File: flow/run.sh
#!/bin/bash
# the make line also repeats each setting of config.mk as NAME=value (left out here)
make -C /OpenROAD-flow-scripts/flow DESIGN_CONFIG=/design/flow/config.mk WORK_HOME=/design/flow/orfs CLKGATE_MAP_FILE= finish
File: flow/config.mk
export PLATFORM = sky130hd
export DESIGN_NAME = axi4_dut
export DESIGN_NICKNAME = axi4_dut
export VERILOG_FILES = /design/flow/design.v
export SDC_FILE = /design/flow/constraint.sdc
export NUM_CORES = 4
export LEC_CHECK = 0
export ABC_AREA = 0
export CAP_MARGIN = 20
export CELL_PAD_IN_SITES_DETAIL_PLACEMENT = 2
export CORE_ASPECT_RATIO = 1.28
export CORE_MARGIN = 3
export CORE_UTILIZATION = 22
export CTS_CLUSTER_SIZE = 84
export GPL_ROUTABILITY_DRIVEN = 0
export GPL_TIMING_DRIVEN = 0
export HOLD_SLACK_MARGIN = -0.07
export MAX_ROUTING_LAYER = met5
export MIN_ROUTING_LAYER = met2
export PLACE_DENSITY_LB_ADDON = 0.21
export SETUP_SLACK_MARGIN = 0.92
export SLEW_MARGIN = 35
export TNS_END_PERCENT = 15
File: flow/constraint.sdc
create_clock -name core_clock -period 6.04 [get_ports {ACLK}]
set_input_delay 1.2080 -clock core_clock [delete_from_list [all_inputs] [get_ports {ACLK}]]
set_output_delay 1.2080 -clock core_clock [all_outputs]
set_load 0.01 [all_outputs]
File: flow/design.v
`timescale 1ns/1ps
module axi_fifo #(
    parameter WIDTH     = 32,
    parameter DEPTH     = 16,
    parameter PTR_WIDTH = 4    
)(
    input  logic             clk,
    input  logic             resetn, 
    input  logic             push,
    input  logic [WIDTH-1:0] fifo_wdata,
    input  logic             pop,
    output wire  [WIDTH-1:0] fifo_rdata,
    output wire              fifo_full,
    output wire              fifo_empty
);
logic [WIDTH-1:0]   mem [DEPTH-1:0];
logic [PTR_WIDTH:0] wptr;
logic [PTR_WIDTH:0] rptr;
wire [PTR_WIDTH:0] fill_level;
wire               wrap;
always @(posedge clk) begin
    if (push && (!fifo_full)) begin
        mem[wptr[PTR_WIDTH-1:0]] <= fifo_wdata;
    end
end
always @(posedge clk or negedge resetn) begin
    if (!resetn) begin
        wptr <= {PTR_WIDTH+1{1'b0}};
    end else if (push && (!fifo_full)) begin
        wptr <= wptr + {{(PTR_WIDTH){1'b0}}, 1'b1};
    end
end
always @(posedge clk or negedge resetn) begin
    if (!resetn) begin
        rptr <= {PTR_WIDTH+1{1'b0}};
    end else if (pop && (!fifo_empty)) begin
        rptr <= rptr + {{(PTR_WIDTH){1'b0}}, 1'b1};
    end
end
assign wrap = wptr[PTR_WIDTH] ^ rptr[PTR_WIDTH];
assign fill_level = {wrap, wptr[PTR_WIDTH-1:0]} - {1'b0, rptr[PTR_WIDTH-1:0]};
assign fifo_full = (fill_level == DEPTH);
assign fifo_empty = (fill_level == {PTR_WIDTH+1{1'b0}});
assign fifo_rdata = mem[rptr[PTR_WIDTH-1:0]];
endmodule
`timescale 1ns/1ps
module axi4_dut 
   (
    input wire ACLK,
    input wire ARESETn,
    input wire [4-1:0] MEM_AWID,
    input wire [32-1:0] MEM_AWADDR,
    input wire [8-1:0] MEM_AWLEN,
    input wire [3-1:0] MEM_AWSIZE,
    input wire [2-1:0] MEM_AWBURST,
    input wire [1-1:0] MEM_AWLOCK,
    input wire [4-1:0] MEM_AWCACHE,
    input wire [3-1:0] MEM_AWPROT,
    input wire [4-1:0] MEM_AWQOS,
    input wire MEM_AWVALID,
    output wire MEM_AWREADY,
    input wire [32-1:0] MEM_WDATA,
    input wire [(32/8)-1:0] MEM_WSTRB,
    input wire MEM_WLAST,
    input wire MEM_WVALID,
    output wire MEM_WREADY,
    output wire [4-1:0] MEM_BID,
    output wire [2-1:0] MEM_BRESP,
    output wire MEM_BVALID,
    input wire MEM_BREADY,
    input wire [4-1:0] MEM_ARID,
    input wire [32-1:0] MEM_ARADDR,
    input wire [8-1:0] MEM_ARLEN,
    input wire [3-1:0] MEM_ARSIZE,
    input wire [2-1:0] MEM_ARBURST,
    input wire [1-1:0] MEM_ARLOCK,
    input wire [4-1:0] MEM_ARCACHE,
    input wire [3-1:0] MEM_ARPROT,
    input wire [4-1:0] MEM_ARQOS,
    input wire MEM_ARVALID,
    output wire MEM_ARREADY,
    output wire [4-1:0] MEM_RID,
    output wire [32-1:0] MEM_RDATA,
    output wire [2-1:0] MEM_RRESP,
    output wire MEM_RLAST,
    output wire MEM_RVALID,
    input wire MEM_RREADY
);
reg [32-1:0] reg_bank [0:32-1];
wire	aw_push;
wire	aw_pop;
wire	w_push;
wire	w_pop;
wire	ar_push;
wire	ar_pop;
wire	r_push;
wire	r_pop;
wire	b_push;
wire	b_pop;
wire	aw_fifo_full;
wire	aw_fifo_empty;
wire	w_fifo_full;
wire	w_fifo_empty;
wire	ar_fifo_full;
wire	ar_fifo_empty;
wire	r_fifo_full;
wire	r_fifo_empty;
wire	b_fifo_full;
wire	b_fifo_empty;
wire [(32 + 8 + 3 + 2 + 4 + 3 + 1 + 4 +  4 + 7  )-1:0] aw_fifo_wdata;
wire [(32 + 8 + 3 + 2 + 4 + 3 + 1 + 4 +  4 + 7  )-1:0] aw_fifo_rdata;
wire [( 32 + 8 + 3 + 2 + 4 + 3 +1 +4 +4 + 7 )-1:0] ar_fifo_wdata;
wire [( 32 + 8 + 3 + 2 + 4 + 3 +1 +4 +4 + 7 )-1:0] ar_fifo_rdata;
wire [(1 + (32/8) + 32 )-1:0]  w_fifo_wdata;
wire [(1 + (32/8) + 32 )-1:0]  w_fifo_rdata;
wire [( 32 + 2 + 4 + 2 )-1:0]  r_fifo_rdata;
wire [(2 + 4 )-1:0]  b_fifo_wdata;
wire [(2 + 4 )-1:0]  b_fifo_rdata;
reg [( 32 + 2 + 4 + 2 )-1:0] r_fifo_wdata;
reg [2-1:0] bresp_int;  
axi_fifo #(
    .WIDTH((32 + 8 + 3 + 2 + 4 + 3 + 1 + 4 +  4 + 7  )),
    .DEPTH(16),
    .PTR_WIDTH(4)
) aw_fifo (
    .clk(ACLK),
    .resetn(ARESETn),
    .push(aw_push),
    .fifo_wdata(aw_fifo_wdata),
    .pop(aw_pop),
    .fifo_rdata(aw_fifo_rdata),
    .fifo_full(aw_fifo_full),
    .fifo_empty(aw_fifo_empty)
);
assign aw_push = MEM_AWVALID && MEM_AWREADY && !aw_fifo_full;
assign MEM_AWREADY = !aw_fifo_full;
assign aw_pop = !aw_fifo_empty && !w_fifo_empty && !b_fifo_full;
assign aw_fifo_wdata = {MEM_AWID, MEM_AWADDR, MEM_AWLEN, {{1'b0}, MEM_AWSIZE}, {{2'b00}, MEM_AWBURST}, MEM_AWCACHE, {{1'b0}, MEM_AWPROT}, {{3'b000}, MEM_AWLOCK}, MEM_AWQOS};  
axi_fifo #(
    .WIDTH((1 + (32/8) + 32 )),
    .DEPTH(16),
    .PTR_WIDTH(4)
) w_fifo (
    .clk(ACLK),
    .resetn(ARESETn),
    .push(w_push),
    .fifo_wdata(w_fifo_wdata),
    .pop(w_pop),
    .fifo_rdata(w_fifo_rdata),
    .fifo_full(w_fifo_full),
    .fifo_empty(w_fifo_empty)
);
assign w_push = MEM_WVALID && MEM_WREADY && !w_fifo_full;
assign MEM_WREADY = !w_fifo_full;
assign w_pop = !w_fifo_empty && aw_pop;
assign w_fifo_wdata = {MEM_WLAST, MEM_WSTRB, MEM_WDATA};
axi_fifo #(
    .WIDTH((2 + 4 )),
    .DEPTH(16),
    .PTR_WIDTH(4)
) b_fifo (
    .clk(ACLK),
    .resetn(ARESETn),
    .push(b_push),
    .fifo_wdata(b_fifo_wdata),
    .pop(b_pop),
    .fifo_rdata(b_fifo_rdata),
    .fifo_full(b_fifo_full),
    .fifo_empty(b_fifo_empty)
);
assign b_push = w_pop && !b_fifo_full && aw_pop;
assign b_pop = MEM_BREADY && MEM_BVALID;
assign MEM_BVALID = !b_fifo_empty;
assign MEM_BID = b_fifo_rdata[(2 + 4 )-1:(2 + 4 )-4];
assign MEM_BRESP = b_fifo_rdata[(2 + 4 )-4-1:0];
assign b_fifo_wdata = {aw_fifo_rdata[(32 + 8 + 3 + 2 + 4 + 3 + 1 + 4 +  4 + 7  )-1:(32 + 8 + 3 + 2 + 4 + 3 + 1 + 4 +  4 + 7  )-4], bresp_int};
axi_fifo #(
    .WIDTH(( 32 + 8 + 3 + 2 + 4 + 3 +1 +4 +4 + 7 )),
    .DEPTH(16),
    .PTR_WIDTH(4)
) ar_fifo (
    .clk(ACLK),
    .resetn(ARESETn),
    .push(ar_push),
    .fifo_wdata(ar_fifo_wdata),
    .pop(ar_pop),
    .fifo_rdata(ar_fifo_rdata),
    .fifo_full(ar_fifo_full),
    .fifo_empty(ar_fifo_empty)
);
assign ar_push = MEM_ARVALID && MEM_ARREADY && !ar_fifo_full;  
assign MEM_ARREADY = !ar_fifo_full;
assign ar_pop = !ar_fifo_empty && !r_fifo_full;
assign ar_fifo_wdata = {MEM_ARID, MEM_ARADDR, MEM_ARLEN, {{1'b0}, MEM_ARSIZE}, {{2'b00}, MEM_ARBURST}, MEM_ARCACHE, {{1'b0}, MEM_ARPROT}, {{3'b000}, MEM_ARLOCK}, MEM_ARQOS};
axi_fifo #(
    .WIDTH(( 32 + 2 + 4 + 2 )),
    .DEPTH(16),
    .PTR_WIDTH(4)
) r_fifo (
    .clk(ACLK),
    .resetn(ARESETn),
    .push(r_push),
    .fifo_wdata(r_fifo_wdata),
    .pop(r_pop),
    .fifo_rdata(r_fifo_rdata),
    .fifo_full(r_fifo_full),
    .fifo_empty(r_fifo_empty)
);
assign r_push = ar_pop && !r_fifo_full;
assign r_pop = MEM_RREADY && MEM_RVALID;
assign MEM_RVALID = !r_fifo_empty;
assign MEM_RID = r_fifo_rdata[( 32 + 2 + 4 + 2 )-1:2+2+32];
assign MEM_RDATA = r_fifo_rdata[32-1:0];
assign MEM_RRESP = r_fifo_rdata[2+2+32-1:32];
assign MEM_RLAST = 1'b1;
always @(posedge ACLK or negedge ARESETn) begin
    if (!ARESETn) begin
        integer i;
        for (i = 0; i < 32; i = i + 1) begin
            reg_bank[i] <= {32{1'b0}};
        end
    end else begin
        if (aw_pop && w_pop) begin
            if (aw_fifo_rdata[(32 + 8 + 3 + 2 + 4 + 3 + 1 + 4 +  4 + 7  )-5:32] >= 32'h00000000 && aw_fifo_rdata[(32 + 8 + 3 + 2 + 4 + 3 + 1 + 4 +  4 + 7  )-5:32] <= 32'h0000001F) begin
                reg_bank[aw_fifo_rdata[(32 + 8 + 3 + 2 + 4 + 3 + 1 + 4 +  4 + 7  )-5:32]] <= w_fifo_rdata[32-1:0];
            end
        end
    end
end
always @(*) begin
    bresp_int = 2'b00;
    if (aw_pop && w_pop) begin
        if (aw_fifo_rdata[(32 + 8 + 3 + 2 + 4 + 3 + 1 + 4 +  4 + 7  )-5:32] >= 32'h00000000 && aw_fifo_rdata[(32 + 8 + 3 + 2 + 4 + 3 + 1 + 4 +  4 + 7  )-5:32] <= 32'h0000001F) begin
            bresp_int = 2'b00;  
        end else begin
            bresp_int = 2'b11;  
        end
    end
end
always @(*) begin
    r_fifo_wdata = {( 32 + 2 + 4 + 2 ){1'b0}};
    if (!ARESETn) begin
        r_fifo_wdata = {( 32 + 2 + 4 + 2 ){1'b0}};
    end else begin
        if (ar_pop) begin
            if (ar_fifo_rdata[( 32 + 8 + 3 + 2 + 4 + 3 +1 +4 +4 + 7 )-5:32] >= 32'h00000000 && ar_fifo_rdata[( 32 + 8 + 3 + 2 + 4 + 3 +1 +4 +4 + 7 )-5:32] <= 32'h0000001F) begin
                r_fifo_wdata = {ar_fifo_rdata[( 32 + 8 + 3 + 2 + 4 + 3 +1 +4 +4 + 7 )-1:( 32 + 8 + 3 + 2 + 4 + 3 +1 +4 +4 + 7 )-4], {{2'b00}, 2'b00}, reg_bank[ar_fifo_rdata[( 32 + 8 + 3 + 2 + 4 + 3 +1 +4 +4 + 7 )-5:32]]};
            end else begin
                r_fifo_wdata = {ar_fifo_rdata[( 32 + 8 + 3 + 2 + 4 + 3 +1 +4 +4 + 7 )-1:( 32 + 8 + 3 + 2 + 4 + 3 +1 +4 +4 + 7 )-4], {{2'b00}, 2'b11}, {32{1'b0}}};  
            end
        end
    end
end
endmodule
==> GITHUB_STEP_SUMMARY, run 1 <==
## PnR job results

| Metric | Value |
|---|---|
| Status | `complete, no violations` |
| Wire per inst | `32.17 µm` |
| Max Fclk | `186.7 MHz` |
| Fin nets | `8286` |
| CTS tree | `built` |
| Clock-pin slew on the worst setup and hold paths | `0.07 ns` |
| Net Sw Frac | `41.72%` |
| Comb pwr | `0.0361 W` |
| Post-DP HPWL | `350.9 mm` |
| Slowest CP cell | `clkbuf_4` |
| DRT iter0 DRCs | `17970` |
| Mean post-synth cell area | `18.52 µm²` |
| Core area | `604600 µm²` |
| Top Consumer | `combinational cells` |
| CTS Hold Bufs | `0` |
| Post-synth top cells | `edfxtp_1, dfrtp_1, mux2_2` |
| Gate Area | `36220 µm²` |
| Critical Path Source | `ar_fifo.rptr[0]` |
| Registers, synthesis | `3410` |
| End of the worst register-to-register path | `r_fifo.mem[11][31]` |
| Post-synth EDFFs | `2336` |
| Critical path arrival | `6.24 ns` |
| Tmin final | `5.357 ns` |
| Clock power share | `26.0%` |
| Yosys top cell by area | `edfxtp_1` |
| CP cell instances | `buf_2 -> buf_6 -> buf_6 -> buf_6 -> mux2i_1 -> a22o_2 -> o2111ai_4 -> nand2_2 -> nand2_4 -> buf_4 -> clkbuf_4 -> nor2_1 -> a311oi_4 -> buf_8` |
| AO/OA Area Share | `4.006%` |
| Mapped cell area | `133600 µm²` |
| Largest net degree at the start of global routing | `122` |
| Clock latency on the worst-skew pair | `1.10 ns` |
| Chip area | `616800 µm²` |
| WP buf/inv | `7` |
| Pre-CTS setup slack | `-1.220 ns` |
| Simple share | `3.751%` |
| Top area cell types | `edfxtp_1, dfrtp_1, mux4_2, mux2_2, mux2_1` |
| Setup violators final | `0` |
| Rows | `323` |
| Clk_skew | `0.1264 ns` |
| Min-Delay Path Class | `in -> async` |
| Max-slew headroom | `32.43%` |
| Number of buffers created by CTS | `380` |
| First-pass GRT wire length | `717.1 mm` |
| Die height | `887.7 µm` |
| Top cell area share | `52.50%` |
| Total congestion overflow | `0` |
| Critical path class | `reg -> reg` |
| Deepest clock path buffer count | `4` |
| CP peak stage delay | `0.61 ns` |
| Critical Path Source Type | `flip-flop` |
| XOR/XNOR share of the synthesized area | `0.3409%` |
| Int Power | `0.05251 W` |
| CP most frequent cell | `buf_6` |
| Leak pwr | `60.25 nW` |
| IO Pins | `216` |
| IO buf count | `159` |
| Worst r2r path cells | `14` |
| Filler cell count | `62040` |
| Synthesized net count | `7425` |
| CP Max Fanout | `16` |
| Max Transition Viols Final | `0` |
| Initial antenna violation count | `0` |
| Syn-to-layout area delta | `23.94%` |
| Crit share post-route | `88.69%` |
| Setup total negative slack | `0 ns` |
| Layout Utilization | `27.39%` |
| Remaining DRCs | `0` |
| Max-cap violations | `0` |
| Via Count | `100300` |
| Post-route cell area | `165600 µm²` |
| Final worst setup slack | `0.6831 ns` |
| Levels on crit path | `14` |
| Worst setup EP type | `flip-flop` |
| Top comb family, area | `multiplexers` |
| Final hold vios | `0` |
| Htree depth | `5` |
| Crit path max-delay family | `buffers and inverters` |
| Stage-log warning count | `145` |
| Count leader, synth | `edfxtp_1` |
| Yosys adder share | `0.4214%` |
| Worst-margin pin slew | `1.014 ns` |
| DRT antenna net count | `0` |
| Seq share, synth | `72.62%` |
| Clk sinks | `3410` |
| Overall routing resource usage | `24.90%` |
| FF-to-FF setup slack | `0.68 ns` |
| Yosys warnings | `6` |
| Crit path capture | `r_fifo.mem[11][31]` |
| Clk pwr | `0.0234 W` |
| Unrepaired setup endpoints after global routing | `true` |
| Post-synth mux share | `17.23%` |
| Sw Pwr | `0.03759 W` |
| Mean number of vias per cell | `6.087` |
| Sequential share of power | `34.0%` |
| Seq. pwr | `0.0306 W` |
| Yosys stat chip area | `133600 µm²` |
| Die Wd | `694.8 µm` |
| FP Core Util | `22.10%` |
| Maximum VDD drop | `458.3 µV` |
| First drt pass iteration count | `11` |
| Combinational fraction of design power | `40.0%` |
| Number of global-route vias before repair | `119800` |
| Drt total wl | `529.9 mm` |
| Yosys cell count | `7214` |
| Tot Pwr | `0.09009 W` |
| Yosys cell types | `92` |
| Area after DPL | `151300 µm²` |
| Cell count after synthesis | `7214` |
| Root buf cell | `clkbuf_16` |
| R2r startpoint | `ar_fifo.rptr[0]` |
| Sequential Area | `97030 µm²` |
| Crit path DRT | `6.92 ns` |
| Async S/R FF share, synth | `31.50%` |
| PD cells | `544.1 nW/µm²` |
| Commonest flop | `edfxtp_1` |
## area by class of cell
| type | instances | area share [%] |
|---|---|---|
| Clock buffer | 510 | 6.339 |
| Sequential cell | 3410 | 58.59 |
| Antenna cell | 122 | 0.1844 |
| Multi-Input combinational cell | 3294 | 21.87 |
| Clock inverter | 184 | 1.007 |
| Timing Repair Buffer | 473 | 4.192 |
| Buffer | 482 | 1.714 |
| Tap cell | 7962 | 6.016 |
| Inverter | 34 | 0.08387 |
## repair_timing
| action | CTS | global route |
|---|---|---|
| gates resized | 205 | 237 |
| pin swaps | 10 | 25 |
| cloned | 0 | 6 |
| buffers inserted | 20 | 26 |
| endpoints found under the setup margin | 3504 | 1979 |
## layer usage
| layer | vias up | GRT usage [%] | routed length (µm) |
|---|---|---|---|
| met5 | - | 8.950 | 6786 |
| met4 | 177 | 7.924 | 48960 |
| met3 | 3438 | 29.65 | 203100 |
| met2 | 33110 | 30.72 | 271100 |
| met1 | 32800 | - | 0 |
| li1 | 30740 | - | - |
## through the flow
stage	hold WS, ns	cells
floorplan	0.4557	7214
finish	0.008035	16470
detailed placement	0.4727	15600
CTS	-0.02028	16320
global route	-0.005507	16350
global placement	0.4647	15340
==> inputs of run 2 (changes only) <==
- ABC_AREA: 0 -> 1
- CELL_PAD_IN_SITES_DETAIL_PLACEMENT: 2 -> default
- CORE_ASPECT_RATIO: 1.28 -> default
- CORE_MARGIN: 3 -> 2
- CORE_UTILIZATION: 22 -> 51
- CTS_CLUSTER_SIZE: 84 -> default
- GPL_ROUTABILITY_DRIVEN: 0 -> default
- GPL_TIMING_DRIVEN: 0 -> default
- HOLD_SLACK_MARGIN: -0.07 -> default
- MAX_ROUTING_LAYER: met5 -> default
- MIN_ROUTING_LAYER: met2 -> default
- PLACE_DENSITY: default -> 0.6
- PLACE_DENSITY_LB_ADDON: 0.21 -> default
- SETUP_SLACK_MARGIN: 0.92 -> default
- SLEW_MARGIN: 35 -> 20
- TNS_END_PERCENT: 15 -> default
- clock period: 6.04 -> 5.6 ns (I/O delays scaled with it)
==> GITHUB_STEP_SUMMARY, run 2 <==
## PnR job results

| Metric | Value |
|---|---|
| Status | `complete, no violations` |
| Max Transition Viols Final | `0 (unchanged)` |
| Post-CTS Setup Inserts | `0 (-100%)` |
| Crit path DRT | `6.24 ns (-0.68 ns)` |
| Post-DP HPWL | `250.7 mm (-29%)` |
| FP Core Util | `51.30% (+29 points)` |
| Post-synth mux share | `0.01396% (-17 points)` |
| Root buf cell | `clkbuf_16` |
| Maximum VDD drop | `1043 µV (+130%)` |
| Worst setup EP type | `flip-flop` |
| Crit path capture | `r_fifo.mem[5][2]` |
| Core area | `279600 µm² (-54%)` |
| Tot Pwr | `0.09113 W (+1.2%)` |
| CTS resizes | `0 (-100%)` |
| CP peak stage delay | `0.64 ns (+0.03 ns)` |
| CP most frequent cell | `nand2_1` |
| CP Max Fanout | `40 (+24)` |
| FF-to-FF setup slack | `0.41 ns (-0.28 ns)` |
| Rows | `194 (-40%)` |
| Registers, synthesis | `3410 (unchanged)` |
| Total congestion overflow | `0 (unchanged)` |
| Yosys cell count | `13350 (+85%)` |
| Seq. pwr | `0.0308 W (about the same)` |
| Die Wd | `534.3 µm (-23%)` |
| Max Fclk | `192.6 MHz (+3.2%)` |
| Top cell area share | `48.90% (-3.6 points)` |
| Pre-CTS setup slack | `0.4796 ns (+1.700 ns)` |
| Yosys stat chip area | `143400 µm² (+7.4%)` |
| Mean post-synth cell area | `10.75 µm² (-42%)` |
| Post-synth EDFFs | `2336 (unchanged)` |
| Worst-margin pin slew | `1.154 ns (+0.1401 ns)` |
| Simple share | `22.23% (+18 points)` |
| Mapped cell area | `143400 µm² (+7.4%)` |
| Top Consumer | `combinational cells` |
| Critical Path Source Type | `flip-flop` |
| Critical path arrival | `5.83 ns (-0.41 ns)` |
| Placed Cells | `16500 (+5.7%)` |
| PD cells | `565.9 nW/µm² (+4.0%)` |
| Deepest clock path buffer count | `4 (unchanged)` |
| GP Congestion | `0.9144` |
| CTS tree | `built` |
| Syn-to-layout area delta | `12.28%` |
| Sw Pwr | `0.04036 W (+7.4%)` |
| Leak pwr | `65.54 nW (+8.8%)` |
| Die height | `534.3 µm (-40%)` |
| Cell count after synthesis | `13350 (+85%)` |
| Post-route cell area | `161100 µm² (-2.7%)` |
| Worst r2r path cells | `19 (+5)` |
| Seq share, synth | `67.64% (-5.0 points)` |
| End of the worst register-to-register path | `r_fifo.mem[5][2]` |
| CTS Hold Bufs | `0 (unchanged)` |
| Combinational fraction of design power | `40.6% (+0.6 points)` |
| Slowest CP cell | `inv_2` |
| Sequential share of power | `33.8% (-0.2 points)` |
| Initial antenna violation count | `19 (+19)` |
| Critical Path Source | `ar_fifo.rptr[0]` |
| First-pass GRT wire length | `654.7 mm (-8.7%)` |
| Mean number of vias per cell | `6.157 (+1.1%)` |
| AO/OA Area Share | `5.396% (+1.4 points)` |
| Commonest flop | `edfxtp_1` |
| IO buf count | `159 (unchanged)` |
| Top comb family, area | `simple AND/OR/NAND/NOR gates` |
| Min-Delay Path Class | `in -> async` |
| Number of buffers created by CTS | `354 (-6.8%)` |
| Clk sinks | `3410 (unchanged)` |
| Area after DPL | `149500 µm² (-1.2%)` |
| Yosys cell types | `50 (-46%)` |
| Remaining DRCs | `0 (unchanged)` |
| Max-cap violations | `0 (unchanged)` |
| Clock-pin slew on the worst setup and hold paths | `0.06 ns (about the same)` |
| Yosys warnings | `6 (unchanged)` |
| Crit path max-delay family | `buffers and inverters` |
| Stage-log warning count | `163 (+12%)` |
| Post-Layout Cell Count | `17150 (+4.1%)` |
| Htree depth | `5 (unchanged)` |
| R2r startpoint | `ar_fifo.rptr[0]` |
| Clk_skew | `0.06604 ns (-0.06037 ns)` |
| IO Pins | `216 (unchanged)` |
| Number of global-route vias before repair | `101700 (-15%)` |
| Setup total negative slack | `0 ns (unchanged)` |
| Yosys adder share | `0.3925% (-0.029 points)` |
| Critical path class | `reg -> reg` |
| Async S/R FF share, synth | `31.50% (unchanged)` |
| Setup violators final | `0 (unchanged)` |
| Final hold vios | `0 (unchanged)` |
| Clk pwr | `0.0233 W (about the same)` |
| XOR/XNOR share of the synthesized area | `0.3542% (+0.013 points)` |
| DRT antenna net count | `0 (unchanged)` |
| Synthesized net count | `13560 (+83%)` |
| Count leader, synth | `nand2_1` |
| DRT iter0 DRCs | `13270 (-26%)` |
| Comb pwr | `0.0370 W (+2%)` |
| Clock latency on the worst-skew pair | `0.96 ns (-0.14 ns)` |
| First drt pass iteration count | `7 (-4)` |
| Largest net degree at the start of global routing | `199 (+63%)` |
| Final worst setup slack | `0.4077 ns (-0.2753 ns)` |
| Crit share post-route | `92.72% (+4.0 points)` |
| WP buf/inv | `5 (-2)` |
| Tmin final | `5.192 ns (-0.1647 ns)` |
| Via Count | `105600 (+5.3%)` |
| Overall routing resource usage | `30.24% (+5.3 points)` |
| Yosys top cell by area | `edfxtp_1` |
| Drt total wl | `439.0 mm (-17%)` |
| Filler cell count | `23050 (-63%)` |
| Net Sw Frac | `44.29% (+2.6 points)` |
| Wire per inst | `25.60 µm (-20%)` |
| Max-slew headroom | `22.85% (-9.6 points)` |
| Int Power | `0.05077 W (-3.3%)` |
| Chip area | `285500 µm² (-54%)` |
| Fin nets | `13350 (+61%)` |
| Unrepaired setup endpoints after global routing | `false` |
| Post-synth top cells | `nand2_1, edfxtp_1, nand4_1` |
| Top area cell types | `edfxtp_1, dfrtp_1, nand2_1, nand4_1, nor2_1` |
| CP cell instances | `inv_2 -> buf_4 -> nand2_1 -> nand3_1 -> nand2_1 -> nand2_1 -> nand2_1 -> nor2_1 -> nand2_1 -> inv_2 -> buf_4 -> nand4_1 -> nand2_1 -> nor2_1 -> nand2_1 -> nor2_1 -> nand3_1 -> nand2_1 -> inv_1` |
| Levels on crit path | `19 (+5)` |
| Clock power share | `25.5% (-0.5 points)` |
-- run 2: layout make-up --
cell class              count  area (µm²)  area share, %
clock inverters           152        1563         0.9703
inverters                 277        1066         0.6619
repair buffers            538        5295          3.288
flip-flops and latches   3410       97050          60.26
well taps                3724        4659          2.893
clock buffers             484        9834          6.106
diodes                      8       20.02        0.01243
multi-input cells        8553       41560          25.81
-- run 2: per-stage QoR --
step | util (%) | hold WS, ns
6_report | 57.59 | 0.1387
5_1_grt | 57.59 | 0.1156
2_1_floorplan | - | 0.4419
4_1_cts | 57.55 | 0.07459
3_3_place_gp | 53.47 | 0.4529
3_5_place_dp | 53.47 | 0.4580
-- run 2: layer usage --
layer	vias to the layer above	part of all wire, %	track usage (%)
met5	-	0.035	0
met4	24	4.8	13.56
met3	986	8.6	5.398
met2	4845	46	47.46
met1	52630	41	41.42
li1	47080	-	-
==> inputs of run 3 (changes only) <==
- CELL_PAD_IN_SITES_DETAIL_PLACEMENT: default -> 1
- CORE_ASPECT_RATIO: default -> 1.28
- CORE_MARGIN: 2 -> 3
- CORE_UTILIZATION: 51 -> 22
- CTS_CLUSTER_SIZE: default -> 84
- GPL_ROUTABILITY_DRIVEN: default -> 0
- GPL_TIMING_DRIVEN: default -> 0
- HOLD_SLACK_MARGIN: default -> -0.07
- MAX_ROUTING_LAYER: default -> met5
- MIN_ROUTING_LAYER: default -> met2
- PLACE_DENSITY: 0.6 -> default
- PLACE_DENSITY_LB_ADDON: default -> 0.21
- SETUP_SLACK_MARGIN: default -> 0.92
- SLEW_MARGIN: 20 -> 35
- TNS_END_PERCENT: default -> 50
- clock period: 5.6 -> 6.04 ns (I/O delays scaled with it)
==> GITHUB_STEP_SUMMARY, run 3 <==
### Flow metrics

| Metric | Value |
|---|---|
| Status | `stopped before the end` |
| Halt Stage | `global routing (5_1_grt)` |
| Stop err | `[ERROR GRT-0116] Global routing finished with congestion. Check the congestion regions in the DRC Viewer.` |
| Clk sinks | `3410 (unchanged)` |
| Post-DP HPWL | `473.9 mm (+89%)` |
| Rows | `334 (+72%)` |
| Die height | `919.5 µm (+72%)` |
| Count leader, synth | `nand2_1` |
| Root buf cell | `clkbuf_16` |
| Yosys cell types | `50 (unchanged)` |
| Mean post-synth cell area | `10.75 µm² (unchanged)` |
| Synthesized net count | `13560 (unchanged)` |
| Placed Cells | `22280 (+35%)` |
| Yosys top cell by area | `edfxtp_1` |
| Htree depth | `5 (unchanged)` |
| Overall routing resource usage | `32.20%` |
| Yosys adder share | `0.3925% (unchanged)` |
| XOR/XNOR share of the synthesized area | `0.3542% (unchanged)` |
| Post-synth top cells | `nand2_1, edfxtp_1, nand4_1` |
| Top area cell types | `edfxtp_1, dfrtp_1, nand2_1, nand4_1, nor2_1` |
| AO/OA Area Share | `5.396% (unchanged)` |
| Yosys cell count | `13350 (unchanged)` |
| IO Pins | `216 (unchanged)` |
| Number of buffers created by CTS | `372 (+5.1%)` |
| Chip area | `661800 µm² (+130%)` |
| Post-synth mux share | `0.01396% (unchanged)` |
| Mapped cell area | `143400 µm² (unchanged)` |
| Core area | `648200 µm² (+130%)` |
| Commonest flop | `edfxtp_1` |
| Deepest clock path buffer count | `4 (unchanged)` |
| IO buf count | `159 (unchanged)` |
| Top comb family, area | `simple AND/OR/NAND/NOR gates` |
| Registers, synthesis | `3410 (unchanged)` |
| Yosys warnings | `6 (unchanged)` |
| CTS Hold Bufs | `0 (unchanged)` |
| Total congestion overflow | `9` |
| Post-synth EDFFs | `2336 (unchanged)` |
| Yosys stat chip area | `143400 µm² (unchanged)` |
| Die Wd | `719.7 µm (+35%)` |
| Seq share, synth | `67.64% (unchanged)` |
| Simple share | `22.23% (unchanged)` |
| Top cell area share | `48.90% (unchanged)` |
| FP Core Util | `22.13% (-29 points)` |
| Cell count after synthesis | `13350 (unchanged)` |
| Async S/R FF share, synth | `31.50% (unchanged)` |
[run 3: timing repair]
item / in CTS
endpoints found under the setup margin: 3256
resized: 264
pin swaps: 6
setup buffers: 13
[run 3: routing by layer]
layer / global-route usage, % / GRT overflow
met5: 13.27 / 0
met4: 16.31 / 7
met3: 38.66 / 2
met2: 36.56 / 0
met1: - / -
[run 3: stage by stage]
stage	setup slack, ns	instance area, µm²	utilization [%]
after floorplan	1.294	143400	-
after global placement	-52.88	155700	24.03
after detailed placement	-1.143	161800	24.96
after CTS	0.6339	174600	26.94
==> inputs of run 4 (changes only) <==
- CAP_MARGIN: 20 -> 40
- CELL_PAD_IN_SITES_DETAIL_PLACEMENT: 1 -> default
- CORE_ASPECT_RATIO: 1.28 -> default
- CORE_MARGIN: 3 -> 2
- CORE_UTILIZATION: 22 -> 72
- CTS_CLUSTER_DIAMETER: default -> 396
- CTS_CLUSTER_SIZE: 84 -> default
- GPL_ROUTABILITY_DRIVEN: 0 -> default
- GPL_TIMING_DRIVEN: 0 -> default
- HOLD_SLACK_MARGIN: -0.07 -> default
- MAX_ROUTING_LAYER: met5 -> default
- MIN_ROUTING_LAYER: met2 -> default
- PLACE_DENSITY_LB_ADDON: 0.21 -> default
- SETUP_SLACK_MARGIN: 0.92 -> -0.25
- SLEW_MARGIN: 35 -> 20
- TNS_END_PERCENT: 50 -> default
- clock period: 6.04 -> 3.8 ns (I/O delays scaled with it)
==> GITHUB_STEP_SUMMARY, run 4 <==
## PnR job results

| Metric | Value |
|---|---|
| Sequential share of power | `32.6%` |
| Top cell area share | `48.90% (unchanged)` |
| Post-DP HPWL | `243.7 mm (-49%)` |
| Htree depth | `5 (unchanged)` |
| Min-Delay Endpoint | `w_fifo.wptr[0]` |
| Comb pwr | `0.0606 W` |
| Cell count after synthesis | `13350 (unchanged)` |
| Post-synth EDFFs | `2336 (unchanged)` |
| Yosys warnings | `6 (unchanged)` |
| Fin Hold WS | `0.4400 ns` |
| Clk sinks | `3410 (unchanged)` |
| Async S/R FF share, synth | `31.50% (unchanged)` |
| XOR/XNOR share of the synthesized area | `0.3542% (unchanged)` |
| Max Fclk | `245.8 MHz` |
| Met1 GRT Util | `55.44%` |
| Top comb family, area | `simple AND/OR/NAND/NOR gates` |
| Pre-CTS setup slack | `-0.4048 ns (+0.7383 ns)` |
| Filler cell count | `10540` |
| GR peak layer | `met2` |
| Max-slew headroom | `33.86%` |
| Maximum VDD drop | `1064 µV` |
| Fin nets | `13740` |
| IO buf count | `159 (unchanged)` |
| Post-synth mux share | `0.01396% (unchanged)` |
| Clock power share | `23.9%` |
| Count leader, synth | `nand2_1` |
| Min-Delay Path Class | `in -> reg` |
| Number of global-route vias before repair | `109400` |
| Top Consumer | `combinational cells` |
| Crit share post-route | `107.1%` |
| Top area cell types | `edfxtp_1, dfrtp_1, nand2_1, nand4_1, nor2_1` |
| DRT iter0 DRCs | `18620` |
| Rows | `163 (-51%)` |
| Placed Cells | `15760 (-29%)` |
| Mean number of vias per cell | `6.862` |
| Min-delay src | `MEM_WVALID` |
| Setup violators final | `587` |
| Via Count | `112800` |
| Overall routing resource usage | `42.43%` |
| Combinational fraction of design power | `43.5%` |
| Largest net degree at the start of global routing | `194` |
| GR Layer Usage met2 | `64.82%` |
| Yosys adder share | `0.3925% (unchanged)` |
| Simple share | `22.23% (unchanged)` |
| CP Max Fanout | `32` |
| Synthesized net count | `13560 (unchanged)` |
| Status | `complete, but fails checks` |
| Critical Path Source | `r_fifo.rptr[1]` |
| Post-route cell area | `164700 µm²` |
| Slowest CP cell | `clkdlybuf4s50_1` |
| AO/OA Area Share | `5.396% (unchanged)` |
| Registers, synthesis | `3410 (unchanged)` |
| CTS tree | `built` |
| Clk_skew | `0.06728 ns` |
| Max-cap violations | `0` |
| Deepest clock path buffer count | `4 (unchanged)` |
| CP cell instances | `inv_12 -> buf_16 -> buf_12 -> o21ai_0 -> o221ai_1 -> o211ai_1 -> nand3_1 -> clkdlybuf4s50_1` |
| WHS Path Cells | `3` |
| Post-Layout Cell Count | `16430` |
| DRT antenna net count | `0` |
| Total congestion overflow | `0` |
| Worst-margin pin slew | `0.9889 ns` |
| Clock latency on the worst-skew pair | `0.99 ns` |
| Tmin final | `4.068 ns` |
| Sw Pwr | `0.06044 W` |
| WP buf/inv | `4` |
| Remaining DRCs | `0` |
| Core area | `197600 µm² (-70%)` |
| Die Wd | `450.3 µm (-37%)` |
| Seq share, synth | `67.64% (unchanged)` |
| R2r startpoint | `ar_fifo.rptr[0]` |
| First-pass GRT wire length | `652.6 mm` |
| Crit path capture | `MEM_RDATA[26]` |
| Crit path DRT | `3.04 ns` |
| Mapped cell area | `143400 µm² (unchanged)` |
| Initial antenna violation count | `22` |
| FF-to-FF setup slack | `-0.20 ns` |
| Syn-to-layout area delta | `14.80%` |
| Crit path max-delay family | `buffers and inverters` |
| Critical path arrival | `3.31 ns` |
| Levels on crit path | `8` |
| Worst r2r path cells | `23` |
| Wire per inst | `26.66 µm` |
| Seq. pwr | `0.0454 W` |
| Unrepaired setup endpoints after global routing | `true` |
| IO Pins | `216 (unchanged)` |
| FP Core Util | `72.58% (+50 points)` |
| Die height | `450.3 µm (-51%)` |
| Clock-pin slew on the worst setup and hold paths | `0.06 ns` |
| Area after DPL | `152500 µm² (-5.7%)` |
| Yosys stat chip area | `143400 µm² (unchanged)` |
| Number of buffers created by CTS | `345 (-7.3%)` |
| M3 GR Usage | `11.21%` |
| PD cells | `846.2 nW/µm²` |
| Yosys cell count | `13350 (unchanged)` |
| Layout check failures | `negative setup slack` |
| GP Congestion | `0.9517` |
| Stage-log warning count | `133` |
| Post-synth top cells | `nand2_1, edfxtp_1, nand4_1` |
| Final hold vios | `0` |
| First drt pass iteration count | `9` |
| Yosys top cell by area | `edfxtp_1` |
| Mean post-synth cell area | `10.75 µm² (unchanged)` |
| CP peak stage delay | `0.59 ns` |
| Chip area | `202800 µm² (-69%)` |
| Critical Path Source Type | `flip-flop` |
| Critical path class | `reg -> out` |
| Worst setup EP type | `output pin` |
| Clk pwr | `0.0334 W` |
| Final worst setup slack | `-0.2683 ns` |
| Commonest flop | `edfxtp_1` |
| Int Power | `0.07890 W` |
| Leak pwr | `67.81 nW` |
| End of the worst register-to-register path | `r_fifo.mem[10][8]` |
| Root buf cell | `clkbuf_16` |
| Yosys cell types | `50 (unchanged)` |
| Drt total wl | `438.1 mm` |
| Max Transition Viols Final | `0` |
| Net Sw Frac | `43.38%` |
-- run 4: metrics by stage --
stage	util (%)	TNS (ns)	total power, W
final	83.32	-63.23	0.1393
after global routing	83.32	-228.85	0.1424
after CTS	82.87	-62.53	0.1357
after detailed placement	77.15	-40.03	0.1015
after global placement	77.09	-80.54	0.09981
after floorplan	-	-798.32	0.07541
-- run 4: area by class of cell --
cell class	count	area, µm²	share of cell area, %
sequential	3410	97050	58.94
multi-input combinational	8553	41790	25.38
timing repair buffer	932	10370	6.298
clock buffer	470	9662	5.868
tap	2640	3303	2.006
clock inverter	129	1216	0.7386
inverter	277	1150	0.6983
timing repair inverter	14	110.1	0.06687
antenna	7	17.52	0.01064
-- run 4: what timing repair did --
item	4_1_cts	5_1_grt
setup endpoints to repair	94	649
hold buffers	1	0
endpoints found under the hold margin	37	0
setup buffers	8	24
gates cloned	9	16
resized	37	94
pin swaps	1	6
-- run 4: routing by layer --
layer,part of all wire (%),vias up
li1,-,47900
met1,34,54390
met2,46,8753
met3,13,1690
met4,6.6,30
met5,0.070,-
==> inputs of run 5 (changes only) <==
- ABC_AREA: 1 -> default
- CAP_MARGIN: 40 -> 20
- CTS_CLUSTER_DIAMETER: 396 -> default
- CTS_CLUSTER_SIZE: default -> 40
- SETUP_SLACK_MARGIN: -0.25 -> 1.01
- clock period: 3.8 -> 3.86 ns (I/O delays scaled with it)
==> GITHUB_STEP_SUMMARY, run 5 <==
## PnR job results

| Metric | Value |
|---|---|
| AO/OA Area Share | `4.006% (-1.4 points)` |
| Yosys top cell by area | `edfxtp_1` |
| IO buf count | `159 (unchanged)` |
| Post-synth EDFFs | `2336 (unchanged)` |
| Die Wd | `434.8 µm (-3.5%)` |
| CTS tree | `built` |
| Critical Path Source | `ar_fifo.rptr[0]` |
| First drt pass iteration count | `9 (unchanged)` |
| Yosys cell types | `92 (+84%)` |
| Via Count | `84700 (-25%)` |
| Critical Path Source Type | `flip-flop` |
| Top comb family, area | `multiplexers` |
| Max Transition Viols Final | `0 (unchanged)` |
| Post-DP HPWL | `212.1 mm (-13%)` |
| Layout Utilization | `87.30% (+4.0 points)` |
| Final worst setup slack | `-1.113 ns (-0.8447 ns)` |
| Levels on crit path | `15 (+7)` |
| First-pass GRT wire length | `617.3 mm (-5.4%)` |
| Syn-to-layout area delta | `20.77%` |
| Mapped cell area | `133600 µm² (-6.9%)` |
| PD cells | `855.3 nW/µm² (+1.1%)` |
| Crit path capture | `r_fifo.mem[12][13]` |
| Top cell area share | `52.50% (+3.6 points)` |
| Min-Delay Path Class | `in -> reg` |
| Min-delay src | `MEM_ARADDR[8]` |
| Maximum VDD drop | `1719 µV (+62%)` |
| Max Fclk | `201.1 MHz` |
| Max-slew headroom | `16.09% (-18 points)` |
| Worst r2r path cells | `15 (-35%)` |
| Core area | `184800 µm² (-6.5%)` |
| Leak pwr | `61.16 nW (-9.8%)` |
| Max-cap violations | `0 (unchanged)` |
| XOR/XNOR share of the synthesized area | `0.3409% (-0.013 points)` |
| DRT iter0 DRCs | `15780 (-15%)` |
| Clk sinks | `3410 (unchanged)` |
| Fin nets | `8285 (-40%)` |
| Registers, synthesis | `3410 (unchanged)` |
| Root buf cell | `clkbuf_16` |
| Crit path max-delay family | `AND-OR/OR-AND gates` |
| Unrepaired setup endpoints after global routing | `true` |
| Slowest CP cell | `nand4_1` |
| WP buf/inv | `7 (+3)` |
| Fin Hold WS | `0.3742 ns (-0.06578 ns)` |
| Post-synth mux share | `17.23% (+17 points)` |
| Mean post-synth cell area | `18.52 µm² (+72%)` |
| Synthesized net count | `7425 (-45%)` |
| Final hold vios | `0 (unchanged)` |
| Largest net degree at the start of global routing | `158 (-19%)` |
| Yosys stat chip area | `133600 µm² (-6.9%)` |
| Critical path arrival | `5.68 ns (+2.37 ns)` |
| Post-synth top cells | `edfxtp_1, dfrtp_1, mux2_2` |
| Layout check failures | `negative setup slack` |
| Total congestion overflow | `0 (unchanged)` |
| Number of buffers created by CTS | `340 (-1.4%)` |
| Async S/R FF share, synth | `31.50% (unchanged)` |
| Yosys adder share | `0.4214% (+0.029 points)` |
| Clock latency on the worst-skew pair | `1.02 ns (+0.03 ns)` |
| Comb pwr | `0.0559 W (-7.8%)` |
| Worst setup EP type | `flip-flop` |
| DRT antenna net count | `0 (unchanged)` |
| Top Consumer | `combinational cells` |
| Overall routing resource usage | `45.99% (+3.6 points)` |
| Simple share | `3.751% (-18 points)` |
| Combinational fraction of design power | `40.5% (-3.0 points)` |
| End of the worst register-to-register path | `r_fifo.mem[12][13]` |
| FP Core Util | `72.28% (-0.30 points)` |
| Wire per inst | `41.90 µm (+57%)` |
| Net Sw Frac | `37.56% (-5.8 points)` |
| Die height | `434.8 µm (-3.5%)` |
| Yosys warnings | `6 (unchanged)` |
| Yosys cell count | `7214 (-46%)` |
| Sequential share of power | `35.5% (+2.9 points)` |
| Setup violators final | `778 (+33%)` |
| Tot Pwr | `0.1380 W (-0.95%)` |
| Crit share post-route | `128.8% (+22 points)` |
| Tmin final | `4.973 ns` |
| Mean number of vias per cell | `7.843 (+14%)` |
| R2r startpoint | `ar_fifo.rptr[0]` |
| Critical path class | `reg -> reg` |
| Chip area | `189000 µm² (-6.8%)` |
| Crit path DRT | `4.57 ns (+1.53 ns)` |
| Deepest clock path buffer count | `4 (unchanged)` |
| Htree depth | `5 (unchanged)` |
| CP cell instances | `buf_12 -> buf_12 -> mux4_2 -> a22oi_2 -> and3_4 -> buf_4 -> buf_6 -> a211oi_4 -> buf_4 -> and2_1 -> a2111oi_4 -> buf_4 -> nand4_1 -> o221a_4 -> buf_12` |
| Clk_skew | `0.07909 ns (+0.01181 ns)` |
| Stage-log warning count | `122 (-8.3%)` |
| Initial antenna violation count | `18 (-18%)` |
| IO Pins | `216 (unchanged)` |
| Commonest flop | `edfxtp_1` |
| CP Max Fanout | `16 (-50%)` |
| Seq. pwr | `0.0490 W (+7.9%)` |
| Top area cell types | `edfxtp_1, dfrtp_1, mux4_2, mux2_2, mux2_1` |
| WHS Path Cells | `1 (-2)` |
| CP peak stage delay | `0.74 ns (+0.15 ns)` |
| Remaining DRCs | `0 (unchanged)` |
| Clk pwr | `0.0331 W (about the same)` |
| Rows | `158 (-3.1%)` |
| Number of global-route vias before repair | `84630 (-23%)` |
| Status | `complete, but fails checks` |
| Count leader, synth | `edfxtp_1` |
| Min-Delay Endpoint | `ar_fifo.mem[11][40]` |
| GP Congestion | `0.9079 (-4.6%)` |
| Int Power | `0.08618 W (+9.2%)` |
| Drt total wl | `452.6 mm (+3.3%)` |
| Seq share, synth | `72.62% (+5.0 points)` |
| Setup total negative slack | `-176.05 ns (-112.81 ns)` |
| FF-to-FF setup slack | `-1.11 ns (-0.91 ns)` |
| Cell count after synthesis | `7214 (-46%)` |
| Worst-margin pin slew | `1.259 ns (+0.2698 ns)` |
| Sw Pwr | `0.05184 W (-14%)` |
| Clock-pin slew on the worst setup and hold paths | `0.08 ns (+0.02 ns)` |
| Clock power share | `24.0% (about the same)` |
## run 5: per-stage QoR
step | instance area [µm²] | std cells | setup slack (ns)
floorplan | 134800 | 7214 | 0.1757
global placement | 146000 | 10010 | -0.5826
detailed placement | 146000 | 10010 | -0.5524
CTS | 159700 | 10720 | -0.1692
global route | 161300 | 10790 | -0.8940
finish | 161400 | 10800 | -1.113
## run 5: per-layer routing
metal | track usage, % | wire length, µm | vias to the layer above | part of all wire [%]
met1 | 59.34 | 142200 | 42690 | 31
met2 | 72.23 | 211100 | 8689 | 47
met4 | 28.05 | 38500 | 14 | 8.5
met3 | 10.72 | 60700 | 2512 | 13
met5 | 0 | 94 | - | 0.021
li1 | - | - | 30800 | -
## run 5: repair_timing
action | 4_1_cts | 5_1_grt
setup buffers | 108 | 59
gates cloned | 24 | 11
hold endpoints to repair | 26 | 0
endpoints found under the setup margin | 4013 | 4086
resized | 578 | 154
pin swaps | 70 | 50
hold buffers | 1 | 0
## run 5: area by class of cell
type | count | area, µm²
repair buffers | 996 | 12590
diodes | 10 | 25.02
inverters | 34 | 168.9
flip-flops and latches | 3410 | 97060
clock inverters | 114 | 1081
multi-input cells | 3292 | 37900
clock buffers | 464 | 9434
well taps | 2480 | 3103
fillers | 6856 | 23480
==> inputs of run 6 (changes only) <==
- CORE_UTILIZATION: 72 -> 67
- CTS_CLUSTER_SIZE: 40 -> default
- SETUP_SLACK_MARGIN: 1.01 -> 1.82
- clock period: 3.86 -> 6.69 ns (I/O delays scaled with it)
==> GITHUB_STEP_SUMMARY, run 6 <==
## PnR job results

| Metric | Value |
|---|---|
| FF-to-FF setup slack | `1.79 ns (+2.91 ns)` |
| Synthesized net count | `7425 (unchanged)` |
| Syn-to-layout area delta | `14.19%` |
| Top cell area share | `52.50% (unchanged)` |
| Final hold vios | `0 (unchanged)` |
| Registers, synthesis | `3410 (unchanged)` |
| Number of global-route vias before repair | `74740 (-12%)` |
| Post-synth top cells | `edfxtp_1, dfrtp_1, mux2_2` |
| Via Count | `73480 (-13%)` |
| Critical Path Source Type | `flip-flop` |
| Clock-pin slew on the worst setup and hold paths | `0.06 ns (-0.02 ns)` |
| Crit path max-delay family | `AND-OR/OR-AND gates` |
| End of the worst register-to-register path | `r_fifo.mem[4][29]` |
| Seq share, synth | `72.62% (unchanged)` |
| Yosys stat chip area | `133600 µm² (unchanged)` |
| Int Power | `0.04550 W (-47%)` |
| Critical path class | `reg -> reg` |
| R2r startpoint | `ar_fifo.rptr[0]` |
| Slowest CP cell | `o2111ai_1` |
| Critical path arrival | `5.54 ns (-0.14 ns)` |
| Sequential share of power | `39.4% (+3.9 points)` |
| Top Consumer | `sequential cells` |
| Commonest flop | `edfxtp_1` |
| Count leader, synth | `edfxtp_1` |
| Largest net degree at the start of global routing | `186 (+18%)` |
| Stage-log warning count | `120 (-1.6%)` |
| Status | `complete, no violations` |
| Clk pwr | `0.0192 W (-42%)` |
| FP Core Util | `67.54% (-4.7 points)` |
| Mean number of vias per cell | `7.024 (-10%)` |
| Leak pwr | `57.22 nW (-6.4%)` |
| Overall routing resource usage | `34.98% (-11 points)` |
| Tmin final | `4.897 ns (-0.07591 ns)` |
| CP cell instances | `buf_4 -> buf_12 -> mux2i_1 -> a22o_1 -> o2111ai_1 -> nand2_1 -> nand2_2 -> buf_4 -> o221a_2 -> nand4_1 -> o221a_2` |
| Max-slew headroom | `10.82% (-5.3 points)` |
| Simple share | `3.751% (unchanged)` |
| Remaining DRCs | `0 (unchanged)` |
| Crit share post-route | `73.20% (-56 points)` |
| Levels on crit path | `11 (-4)` |
| Seq. pwr | `0.0278 W (-43%)` |
| XOR/XNOR share of the synthesized area | `0.3409% (unchanged)` |
| Core area | `197800 µm² (+7.0%)` |
| First drt pass iteration count | `6 (-3)` |
| Cell count after synthesis | `7214 (unchanged)` |
| WP buf/inv | `3 (-4)` |
| CTS tree | `built` |
| AO/OA Area Share | `4.006% (unchanged)` |
| Die Wd | `450.6 µm (+3.6%)` |
| Die height | `450.6 µm (+3.6%)` |
| PD cells | `462.6 nW/µm² (-46%)` |
| Clock latency on the worst-skew pair | `0.99 ns (-0.03 ns)` |
| Clock power share | `27.2% (+3.2 points)` |
| Maximum VDD drop | `464.1 µV (-73%)` |
| Post-DP HPWL | `197.6 mm (-6.9%)` |
| Mean post-synth cell area | `18.52 µm² (unchanged)` |
| Yosys adder share | `0.4214% (unchanged)` |
| Initial antenna violation count | `10 (-8)` |
| Sw Pwr | `0.02508 W (-52%)` |
| Sequential Area | `97060 µm² (about the same)` |
| Htree depth | `5 (unchanged)` |
| Min-Delay Path Class | `in -> async` |
| Setup total negative slack | `0 ns (+176.05 ns)` |
| Total congestion overflow | `0 (unchanged)` |
| Chip area | `203000 µm² (+7.4%)` |
| Net Sw Frac | `35.53% (-2.0 points)` |
| Root buf cell | `clkbuf_16` |
| Post-synth EDFFs | `2336 (unchanged)` |
| Max Transition Viols Final | `0 (unchanged)` |
| Wire per inst | `34.02 µm (-19%)` |
| DRT antenna net count | `0 (unchanged)` |
| Combinational fraction of design power | `33.4% (-7.1 points)` |
| Crit path DRT | `7.33 ns (+2.76 ns)` |
| Comb pwr | `0.0236 W (-58%)` |
| Max Fclk | `204.2 MHz (+1.6%)` |
| Number of buffers created by CTS | `348 (+2.4%)` |
| IO buf count | `159 (unchanged)` |
| Setup violators final | `0 (-100%)` |
| Worst setup EP type | `flip-flop` |
| Max-cap violations | `0 (unchanged)` |
| Deepest clock path buffer count | `4 (unchanged)` |
| Rows | `163 (+3.2%)` |
| Clk_skew | `0.06231 ns (-0.01679 ns)` |
| DRT iter0 DRCs | `9018 (-43%)` |
| Yosys warnings | `6 (unchanged)` |
| First-pass GRT wire length | `511.7 mm (-17%)` |
| Clk sinks | `3410 (unchanged)` |
| Drt total wl | `355.9 mm (-21%)` |
| IO Pins | `216 (unchanged)` |
| Yosys cell types | `92 (unchanged)` |
| Gate Area | `35960 µm² (-5.1%)` |
| CP peak stage delay | `0.67 ns (-0.07 ns)` |
| Fin nets | `7774 (-6.2%)` |
| Worst r2r path cells | `11 (-4)` |
| Mapped cell area | `133600 µm² (unchanged)` |
| Critical Path Source | `ar_fifo.rptr[0]` |
| Filler cell count | `10880 (+59%)` |
| CP Max Fanout | `26 (+10)` |
| Async S/R FF share, synth | `31.50% (unchanged)` |
| Yosys cell count | `7214 (unchanged)` |
| Worst-margin pin slew | `1.338 ns (+0.07900 ns)` |
| Top comb family, area | `multiplexers` |
| Top area cell types | `edfxtp_1, dfrtp_1, mux4_2, mux2_2, mux2_1` |
| GP Congestion | `0.8750 (-3.6%)` |
| Yosys top cell by area | `edfxtp_1` |
| Post-synth mux share | `17.23% (unchanged)` |
| Crit path capture | `r_fifo.mem[4][29]` |
| Fin Hold WS | `0.3034 ns (-0.07088 ns)` |
| Unrepaired setup endpoints after global routing | `true` |
-- run 6: final cells by class --
| cell class | count | share of cell area [%] |
|---|---|---|
| antenna | 7 | 0.01148 |
| inverter | 34 | 0.09841 |
| timing repair buffer | 476 | 3.201 |
| clock inverter | 148 | 1.023 |
| tap | 2640 | 2.165 |
| multi-input combinational | 3293 | 23.57 |
| clock buffer | 454 | 6.310 |
| sequential | 3410 | 63.62 |
-- run 6: metrics by stage --
stage,cell area (µm²),worst slack [ns],instances,total power (W),utilization [%]
floorplan,133800,1.382,7214,0.04043,-
CTS,151900,1.669,10420,0.06983,76.80
finish,152600,1.793,10460,0.07058,77.12
detailed placement,140000,0.9903,9770,0.05009,70.75
global route,152600,1.783,10460,0.07251,77.11
global placement,139800,1.039,9763,0.04949,70.67
-- run 6: metal layers --
layer	global-route usage, %	wire, µm	vias up
met5	0	25	-
met4	14.14	16210	4
met3	5.592	29710	871
met2	57.16	175800	3996
met1	47.91	134200	38830
li1	-	-	29780
-- run 6: repair_timing --
action	CTS	global route
buffers inserted	39	19
cloned	8	9
pin swaps	6	6
hold buffers	0	0
resized	48	40
endpoints found under the setup margin	1664	742
==> inputs of run 7 (changes only) <==
- ABC_AREA: default -> 0
- CORE_ASPECT_RATIO: default -> 0.52
- CORE_UTILIZATION: 67 -> 70
- CTS_CLUSTER_SIZE: default -> 36
- GPL_ROUTABILITY_DRIVEN: default -> 1
- GPL_TIMING_DRIVEN: default -> 1
- HOLD_SLACK_MARGIN: default -> -0.07
- MIN_ROUTING_LAYER: default -> met1
- SETUP_SLACK_MARGIN: 1.82 -> 0.64
- TNS_END_PERCENT: default -> 35
- clock period: 6.69 -> 4.63 ns (I/O delays scaled with it)
==> GITHUB_STEP_SUMMARY, run 7 <==
## PnR job results

| Metric | Value |
|---|---|
| Status | `complete, no violations` |
| Top comb family, area | `multiplexers` |
| Crit path DRT | `5.21 ns (-2.12 ns)` |
| End of the worst register-to-register path | `r_fifo.mem[5][31]` |
| Critical path class | `reg -> reg` |
| Leak pwr | `58.53 nW (+2.3%)` |
| Simple share | `3.751% (unchanged)` |
| Tot Pwr | `0.1042 W (+48%)` |
| GP Congestion | `0.9606 (+9.8%)` |
| WP buf/inv | `7 (+4)` |
| Overall routing resource usage | `40.02% (+5.0 points)` |
| First-pass GRT wire length | `549.4 mm (+7.4%)` |
| CTS Hold Bufs | `0 (unchanged)` |
| Slowest CP cell | `a2111oi_1` |
| Area after DPL | `142100 µm² (+1.5%)` |
| Max-slew headroom | `23.01% (+12 points)` |
| Wire per inst | `38.30 µm (+13%)` |
| Clock latency on the worst-skew pair | `0.87 ns (-0.12 ns)` |
| Fin Hold WS | `0.02707 ns (-0.2763 ns)` |
| Mean post-synth cell area | `18.52 µm² (unchanged)` |
| Post-DP HPWL | `225.2 mm (+14%)` |
| Clk sinks | `3410 (unchanged)` |
| Commonest flop | `edfxtp_1` |
| Post-synth top cells | `edfxtp_1, dfrtp_1, mux2_2` |
| Async S/R FF share, synth | `31.50% (unchanged)` |
| Initial antenna violation count | `30 (+20)` |
| DRT antenna net count | `0 (unchanged)` |
| Critical Path Source Type | `flip-flop` |
| Critical Path Source | `ar_fifo.rptr[0]` |
| Setup violators final | `0 (unchanged)` |
| Max Transition Viols Final | `0 (unchanged)` |
| Count leader, synth | `edfxtp_1` |
| Top Consumer | `sequential cells` |
| Drt total wl | `402.5 mm (+13%)` |
| Max-cap violations | `0 (unchanged)` |
| Yosys adder share | `0.4214% (unchanged)` |
| Seq. pwr | `0.0401 W (+44%)` |
| Final hold vios | `0 (unchanged)` |
| Largest net degree at the start of global routing | `183 (-1.6%)` |
| Die Wd | `609.9 µm (+35%)` |
| Worst r2r path cells | `15 (+4)` |
| CP cell instances | `buf_4 -> buf_16 -> mux4_2 -> nand2_2 -> and4_4 -> buf_12 -> buf_4 -> a211oi_4 -> buf_4 -> buf_4 -> a22oi_1 -> nand3_1 -> a2111oi_1 -> a311oi_2 -> buf_12` |
| CP most frequent cell | `buf_4` |
| DRT iter0 DRCs | `12980 (+44%)` |
| CP peak stage delay | `0.71 ns (+0.04 ns)` |
| Root buf cell | `clkbuf_16` |
| Number of buffers created by CTS | `290 (-17%)` |
| CTS tree | `built` |
| Fin nets | `7970 (+2.5%)` |
| First drt pass iteration count | `9 (+3)` |
| Unrepaired setup endpoints after global routing | `true` |
| R2r startpoint | `ar_fifo.rptr[0]` |
| Post-route cell area | `155300 µm² (+1.8%)` |
| Mean number of vias per cell | `7.522 (+7.1%)` |
| Rows | `115 (-29%)` |
| Combinational fraction of design power | `38.3% (+4.9 points)` |
| Int Power | `0.06518 W (+43%)` |
| Deepest clock path buffer count | `4 (unchanged)` |
| Worst-margin pin slew | `1.151 ns (-0.1864 ns)` |
| Levels on crit path | `15 (+4)` |
| Syn-to-layout area delta | `16.22%` |
| Min-Delay Path Class | `in -> async` |
| Post-synth EDFFs | `2336 (unchanged)` |
| Clk pwr | `0.0241 W (+26%)` |
| Clk_skew | `0.05841 ns (-0.003898 ns)` |
| Remaining DRCs | `0 (unchanged)` |
| Critical path arrival | `4.88 ns (-0.66 ns)` |
| Filler cell count | `9007 (-17%)` |
| Worst setup EP type | `flip-flop` |
| Registers, synthesis | `3410 (unchanged)` |
| FF-to-FF setup slack | `0.33 ns (-1.46 ns)` |
| Comb pwr | `0.0399 W (+69%)` |
| Via Count | `79050 (+7.6%)` |
| Synthesized net count | `7425 (unchanged)` |
| Number of global-route vias before repair | `76370 (+2.2%)` |
| Crit path max-delay family | `AND-OR/OR-AND gates` |
| Core area | `189400 µm² (-4.3%)` |
| Top area cell types | `edfxtp_1, dfrtp_1, mux4_2, mux2_2, mux2_1` |
| Maximum VDD drop | `838.0 µV (+81%)` |
| Net Sw Frac | `37.43% (+1.9 points)` |
| IO Pins | `216 (unchanged)` |
| FP Core Util | `70.56% (+3.0 points)` |
| Mapped cell area | `133600 µm² (unchanged)` |
| Clock power share | `23.2% (-4.0 points)` |
| Yosys warnings | `6 (unchanged)` |
| Cell count after synthesis | `7214 (unchanged)` |
| AO/OA Area Share | `4.006% (unchanged)` |
| Post-synth mux share | `17.23% (unchanged)` |
| Seq share, synth | `72.62% (unchanged)` |
| IO buf count | `159 (unchanged)` |
| Die height | `319.0 µm (-29%)` |
| Crit path capture | `r_fifo.mem[5][31]` |
| Yosys stat chip area | `133600 µm² (unchanged)` |
| Stage-log warning count | `119 (-0.83%)` |
| Yosys top cell by area | `edfxtp_1` |
| Yosys cell types | `92 (unchanged)` |
| Max Fclk | `232.5 MHz (+14%)` |
| Sw Pwr | `0.03898 W (+55%)` |
| Total congestion overflow | `0 (unchanged)` |
| Htree depth | `5 (unchanged)` |
| Crit share post-route | `92.89% (+20 points)` |
| Yosys cell count | `7214 (unchanged)` |
| CP Max Fanout | `16 (-38%)` |
| PD cells | `670.7 nW/µm² (+45%)` |
| Setup total negative slack | `0 ns (unchanged)` |
| Top cell area share | `52.50% (unchanged)` |
| Clock-pin slew on the worst setup and hold paths | `0.07 ns (about the same)` |
| Tmin final | `4.301 ns (-0.5961 ns)` |
| Sequential share of power | `38.5% (-0.9 points)` |
| XOR/XNOR share of the synthesized area | `0.3409% (unchanged)` |
| Chip area | `194600 µm² (-4.2%)` |
| Layout Utilization | `82.01% (+4.9 points)` |
run 7: what timing repair did:
item	in CTS	in global routing
buffers inserted	69	74
pin swaps	28	46
gates cloned	24	27
setup endpoints to repair	1752	1562
resized	245	206
run 7: cell type report:
class	count	area [µm²]	share of cell area [%]
antenna	21	52.55	0.03384
clock buffer	389	8005	5.155
clock inverter	116	1071	0.6897
inverter	34	147.6	0.09508
multi-input combinational	3292	36850	23.73
sequential	3410	97060	62.50
tap	2515	3147	2.026
timing repair buffer	731	8956	5.768
run 7: metrics by stage:
step                      setup WS [ns]  instances
after global placement        0.0004095       9788
after CTS                        0.4537      10390
after detailed placement        0.01720       9788
final                            0.3290      10510
after floorplan                  0.6293       7214
after global routing             0.3311      10500
run 7: layer usage:
layer | global-route usage [%] | share of wire [%] | routed length (µm)
met1 | 62.53 | 39 | 155400
met2 | 53.18 | 41 | 165700
met3 | 16.12 | 17 | 68730
met4 | 9.396 | 2.9 | 11660
met5 | 1.541 | 0.24 | 971
==> inputs of run 8 (changes only) <==
- CORE_UTILIZATION: 70 -> 72
- CTS_CLUSTER_SIZE: 36 -> 37
- GPL_ROUTABILITY_DRIVEN: 1 -> 0
- PLACE_DENSITY: default -> 0.71
- SETUP_SLACK_MARGIN: 0.64 -> -0.01
- clock period: 4.63 -> 3.87 ns (I/O delays scaled with it)
==> GITHUB_STEP_SUMMARY, run 8 <==
## PnR job results

| Metric | Value |
|---|---|
| Sequential Area | `97050 µm² (about the same)` |
| Initial antenna violation count | `37 (+23%)` |
| Deepest clock path buffer count | `4 (unchanged)` |
| Met3 Wirelength | `81.14 mm (+18%)` |
| Largest net degree at the start of global routing | `181 (-1.1%)` |
| Comb pwr | `0.0535 W (+34%)` |
| Count leader, synth | `edfxtp_1` |
| Critical Path Source Type | `flip-flop` |
| Post-synth top cells | `edfxtp_1, dfrtp_1, mux2_2` |
| Top routing layer in use | `met5` |
| IO buf count | `159 (unchanged)` |
| Die height | `314.6 µm (-1.4%)` |
| Status | `complete, but fails checks` |
| Yosys warnings | `6 (unchanged)` |
| Mean post-synth cell area | `18.52 µm² (unchanged)` |
| Top comb family, area | `multiplexers` |
| Mean number of vias per cell | `7.867 (+4.6%)` |
| Combinational fraction of design power | `40.9% (+2.6 points)` |
| Via Count | `84470 (+6.9%)` |
| Fin nets | `8223 (+3.2%)` |
| IO Pins | `216 (unchanged)` |
| Clock power share | `22.2% (-1.0 points)` |
| DRT antenna net count | `0 (unchanged)` |
| Unrepaired setup endpoints after global routing | `true` |
| Placed Cells | `10080 (+3.0%)` |
| Yosys adder share | `0.4214% (unchanged)` |
| Post-synth mux share | `17.23% (unchanged)` |
| Clock latency on the worst-skew pair | `0.89 ns (+0.02 ns)` |
| FF-to-FF setup slack | `-0.43 ns (-0.76 ns)` |
| Die Wd | `601.4 µm (-1.4%)` |
| CP Max Fanout | `16 (unchanged)` |
| Cell count after synthesis | `7214 (unchanged)` |
| CP peak stage delay | `1.01 ns (+0.30 ns)` |
| Layout check failures | `negative setup slack` |
| Crit path DRT | `4.57 ns (-0.64 ns)` |
| Seq share, synth | `72.62% (unchanged)` |
| Critical path arrival | `4.99 ns (+0.11 ns)` |
| Htree depth | `5 (unchanged)` |
| Filler cell count | `7205 (-20%)` |
| Post-Layout Cell Count | `10740 (+2.2%)` |
| Wire per inst | `40.87 µm (+6.7%)` |
| Crit share post-route | `111.0% (+18 points)` |
| Leak pwr | `60.35 nW (+3.1%)` |
| Remaining DRCs | `0 (unchanged)` |
| Number of global-route vias before repair | `82910 (+8.6%)` |
| Crit path max-delay family | `AND-OR/OR-AND gates` |
| Post-route cell area | `158600 µm² (+2.2%)` |
| Top area cell types | `edfxtp_1, dfrtp_1, mux4_2, mux2_2, mux2_1` |
| Final worst setup slack | `-0.4264 ns (-0.7553 ns)` |
| Area after DPL | `146300 µm² (+3.0%)` |
| PD cells | `824.2 nW/µm² (+23%)` |
| Simple share | `3.751% (unchanged)` |
| Sw Pwr | `0.04972 W (+28%)` |
| First-pass GRT wire length | `603.6 mm (+9.9%)` |
| Yosys cell types | `92 (unchanged)` |
| Async S/R FF share, synth | `31.50% (unchanged)` |
| Worst r2r path cells | `12 (-3)` |
| XOR/XNOR share of the synthesized area | `0.3409% (unchanged)` |
| Top Consumer | `combinational cells` |
| Max Transition Viols Final | `0 (unchanged)` |
| Mapped cell area | `133600 µm² (unchanged)` |
| Levels on crit path | `12 (-3)` |
| Clk_skew | `0.07149 ns (+0.01308 ns)` |
| Max-slew headroom | `13.16% (-9.9 points)` |
| Crit path capture | `r_fifo.mem[12][29]` |
| Maximum VDD drop | `1067 µV (+27%)` |
| Int Power | `0.08104 W (+24%)` |
| Setup violators final | `1589 (+1589)` |
| R2r startpoint | `ar_fifo.rptr[0]` |
| Chip area | `189200 µm² (-2.8%)` |
| Top cell area share | `52.50% (unchanged)` |
==> run 8: through the flow <==
step	setup WS, ns	TNS [ns]	power [W]	hold WS (ns)
2_1_floorplan	-0.1252	-20.98	0.07015	0.4557
3_3_place_gp	-0.3298	-85.87	0.09326	0.4651
3_5_place_dp	-0.4387	-237.19	0.09493	0.4725
4_1_cts	-0.1900	-126.06	0.1260	0.4637
5_1_grt	-0.3405	-305.22	0.1320	0.4362
6_report	-0.4264	-283.77	0.1308	0.4447
==> run 8: layout make-up <==
type                       instances  share of cell area (%)
inverter                          34                 0.08991
antenna                           38                 0.05994
timing repair buffer             991                   7.685
clock inverter                   120                  0.6499
sequential                      3410                   61.18
clock buffer                     383                   4.999
multi-input combinational       3289                   23.39
tap                             2472                   1.950
==> run 8: what timing repair did <==
item,4_1_cts,5_1_grt
cloned,17,10
setup endpoints to repair,2096,1675
hold endpoints to repair,38,0
setup buffers,72,14
gates resized,352,159
pin swaps,41,26
hold buffers,1,0
==> run 8: routing by layer <==
| layer | up-vias | global-route usage, % |
|---|---|---|
| li1 | 30690 | - |
| met1 | 43020 | 64.65 |
| met2 | 8874 | 62.11 |
| met3 | 1827 | 22.05 |
| met4 | 64 | 16.20 |
| met5 | - | 3.711 |
No activity file was given, so power comes from the tool's default toggle rates.
